// calc_logic
module calc_logic(
   input clk,
   input rst,
   input [4:0] keycode,
   input newkey,
   output [15:0] Xdisplay,
   output LED_NEG_digit,
   output LED_OVW
   );
clock: 5.59 ns
lec_check: 0
cap_margin: 20
core_margin: 2
core_utilization: 72
cts_cluster_size: 72
place_density_lb_addon: 0.0
setup_slack_margin: 1.63
slew_margin: 20
tns_end_percent: 5
run.sh (not shown) runs the stock make flow with config.mk's settings and CLKGATE_MAP_FILE=.
The first run ran to the end with violations: setup timing.
Next try:
- CORE_UTILIZATION: 72 -> 58
- CTS_CLUSTER_SIZE: 72 -> unset
- PLACE_DENSITY_LB_ADDON: 0.0 -> unset
- SETUP_SLACK_MARGIN: 1.63 -> unset
- TNS_END_PERCENT: 5 -> unset
- clock period: 5.59 -> 4.36 ns (I/O delays scaled with it)
Result:
- The changed run finished but failed the layout checks on setup timing
- cell count rose by 8.1%
- register-to-register slack loses 0.70 ns
- setup slack loses 0.70 ns
- global-route usage fell by 12 points
- area after synthesis stays the same
- clock skew rose by 0.0082 ns
- die area rose by 23%
Next try:
- CORE_UTILIZATION: 58 -> 65
- clock period: 4.36 -> 5.06 ns (I/O delays scaled with it)
The changed run ran to the end with violations: setup timing.
Design area drops by 4.0%.
Sequential cell count does not change.
Final cell count drops by 3.0%.
Core utilization climbs by 5.8 points.
Synthesized area stays the same.
Clock power drops by 18%.
Clock-buffer cell count drops by 2.
Next try:
- CORE_UTILIZATION: 65 -> 40
- CTS_CLUSTER_DIAMETER: unset -> 385
- CTS_CLUSTER_SIZE: unset -> 15
- SETUP_SLACK_MARGIN: unset -> -0.77
- clock period: 5.06 -> 8.0 ns (I/O delays scaled with it)
What happened: With this change the flow finished clean; die size rose by 61%; via count fell by 10%; total power fell by 41%; final area fell by 13%.

* * *

## old
Starting RTL as in the previous note.
Design calc_logic, start of the top module:
module calc_logic(
   input clk,
   input rst,
   input [4:0] keycode,
   input newkey,
   output [15:0] Xdisplay,
   output LED_NEG_digit,
   output LED_OVW
   );
Settings: LEC_CHECK=0, ABC_AREA=0, CAP_MARGIN=20, CELL_PAD_IN_SITES_DETAIL_PLACEMENT=0, CORE_ASPECT_RATIO=0.71, CORE_MARGIN=2, CORE_UTILIZATION=72, CTS_CLUSTER_DIAMETER=34, CTS_CLUSTER_SIZE=33, MIN_ROUTING_LAYER=met1, PLACE_DENSITY=0.66, SETUP_SLACK_MARGIN=0.89, SLEW_MARGIN=20, TNS_END_PERCENT=70; clock period 5.98 ns.
| old | all stages done | FAIL | setup timing |
> inputs changed (old -> new)
- PLACE_DENSITY: 0.66 -> unset
- SETUP_SLACK_MARGIN: 0.89 -> -0.5
- CTS_CLUSTER_DIAMETER: 34 -> 378
- CORE_ASPECT_RATIO: 0.71 -> 1.21
- PLACE_DENSITY_LB_ADDON: unset -> 0.01
- the clock period (ns, I/O delays scaled along): 5.98 -> 5.1
Notes after the runs:
- Re cell count after placement: new is 6.8% up on old.
- Not one of new and old finished clean.
- Of the two candidates, old has the better worst setup slack and new the worse one.
- Comparing endpoint required time on the critical path for new and old, the smaller number came from new.
- old → new: first-pass GRT wire length shrank by 8.4%; count of filler cells inserted in the layout increased by 190 relative to the old numbers.

* * *

Starting RTL as in the previous note.
make LEC_CHECK=0 ABC_AREA=1 CAP_MARGIN=20 CORE_MARGIN=2 CORE_UTILIZATION=72 CTS_CLUSTER_SIZE=95 PLACE_DENSITY=0.41 SETUP_SLACK_MARGIN=1.56 SLEW_MARGIN=20 finish   # period 6.43 ns
Rerun with:
Settings changed: ABC_AREA 1 to unset, CORE_UTILIZATION 72 to 40, CTS_CLUSTER_SIZE 95 to unset, PLACE_DENSITY 0.41 to unset, SETUP_SLACK_MARGIN 1.56 to unset.
Clock period 6.43 ns to 6.6 ns, I/O delays scaled along.
Worst hold slack loses 0.040 ns.
Die area grows by 63%.
Wire length decreases by 28%.
Power goes down by 23%.
Sequential power came out lower by 11%.
Combinational power came out lower by 33%.
Critical path depth is lower by 8.
Rerun with:
Settings changed: CORE_UTILIZATION 40 to 69, CTS_CLUSTER_DIAMETER set to 216, CTS_CLUSTER_SIZE set to 99, PLACE_DENSITY set to 0.37.
Clock period 6.6 ns to 4.52 ns, I/O delays scaled along.
=> Now the flow completed, yet does not pass: setup timing; non-clock buffer count rose by 219; core utilization rose by 45 points; wire length rose by about a fifth; sequential power rose by a quarter to a third; total power rose by well over a third; synthesized area stays the same.
Rerun with:
Settings changed: CORE_ASPECT_RATIO set to 0.55, CORE_UTILIZATION 69 to 72, CTS_CLUSTER_DIAMETER 216 to unset, CTS_CLUSTER_SIZE 99 to unset, PLACE_DENSITY 0.37 to unset.
Clock period 4.52 ns to 8.0 ns, I/O delays scaled along.
This time the run completed with no timing, DRC or antenna violations.
Register-to-register slack improved by 2.8 ns.
Core utilization goes down by 11 points.
Die area fell by 3.8%.
Setup slack improved by 2.8 ns.
Synthesized cell count is unchanged.
Critical path depth went down by 2.
Routed wire length shrinks by 17%.
Non-clock buffer count drops by 235.
Fmax fell by 10%.
Rerun with:
Settings changed: ABC_AREA set to 1, CAP_MARGIN 20 to 5, CELL_PAD_IN_SITES_GLOBAL_PLACEMENT set to 1, CORE_MARGIN 2 to 4, CORE_UTILIZATION 72 to 28, CTS_CLUSTER_DIAMETER set to 264, GPL_ROUTABILITY_DRIVEN set to 0, HOLD_SLACK_MARGIN set to -0.04, MIN_ROUTING_LAYER set to met2, TNS_END_PERCENT set to 55.
Wire length is higher by 63%.
Worst setup slack degrades by 0.59 ns.
Sequential cell count is unchanged.
Area after synthesis is higher by 9.1%.
Cell area is higher by 13%.
Hold slack improves by 0.028 ns.

* * *

calc_logic again, from the RTL that the note above started with.
clock: 5.59 ns
lec_check: 0
cap_margin: 20
core_margin: 2
core_utilization: 72
place_density_lb_addon: 0.0
slew_margin: 20
The baseline finished but fails on setup timing.
Then changed:
CORE_UTILIZATION = 40   (was 72)
PLACE_DENSITY_LB_ADDON = default   (was 0.0)
clock period = 8.0 ns   (was 5.59 ns; I/O delays follow)
After rerunning: The changed run passed the timing, DRC and antenna checks; die area came out higher by 77%; critical path depth came out lower by 1; register-to-register slack gets better by 2.1 ns; routed wire length came out lower by 20%; non-clock buffer count came out lower by 157; power came out lower by 36%; count of clock-buffer cells in the layout does not change.
Then changed:
ABC_AREA = 1   (was default)
CELL_PAD_IN_SITES_GLOBAL_PLACEMENT = 1   (was default)
CORE_ASPECT_RATIO = 0.55   (was default)
CORE_MARGIN = 4   (was 2)
CORE_UTILIZATION = 28   (was 40)
CTS_CLUSTER_DIAMETER = 264   (was default)
GPL_ROUTABILITY_DRIVEN = 0   (was default)
HOLD_SLACK_MARGIN = -0.04   (was default)
SETUP_SLACK_MARGIN = 2.19   (was default)
TNS_END_PERCENT = 55   (was default)
What happened: Global-route usage falls by 3.0 points. Core utilization falls by 11 points. Hold slack improves by 0.034 ns. Maximum frequency climbs by 15%. Area after synthesis increases by 9.1%. Register-to-register slack gains 0.83 ns. Wire length grows by 49%. Count of clock-buffer cells in the layout rises by 1. Critical path depth is higher by 7.
Then changed:
ABC_AREA = default   (was 1)
CELL_PAD_IN_SITES_GLOBAL_PLACEMENT = 3   (was 1)
CORE_ASPECT_RATIO = default   (was 0.55)
CORE_MARGIN = 2   (was 4)
CORE_UTILIZATION = 40   (was 28)
CTS_CLUSTER_DIAMETER = 385   (was 264)
CTS_CLUSTER_SIZE = 66   (was default)
GPL_ROUTABILITY_DRIVEN = default   (was 0)
HOLD_SLACK_MARGIN = default   (was -0.04)
PLACE_DENSITY = 0.39   (was default)
SETUP_SLACK_MARGIN = -0.77   (was 2.19)
TNS_END_PERCENT = default   (was 55)
Outcome: Power came out lower by 23%. Global-route usage rose by 4.3 points. Design area fell by 14%. Worst hold slack loses 0.032 ns. Clock skew hardly moves.
Then changed:
CELL_PAD_IN_SITES_GLOBAL_PLACEMENT = default   (was 3)
CORE_ASPECT_RATIO = 0.5   (was default)
CORE_UTILIZATION = 50   (was 40)
CTS_CLUSTER_DIAMETER = 265   (was 385)
CTS_CLUSTER_SIZE = 92   (was 66)
PLACE_DENSITY = 0.35   (was 0.39)
TNS_END_PERCENT = 20   (was default)
Synthesized area stays the same; power shrinks by 4.2%; synthesized cell count stays the same; maximum frequency goes down by 3.3%; clock power decreases by about 22%.
Power figures rest on the tool's default switching activity, not on a simulated workload.
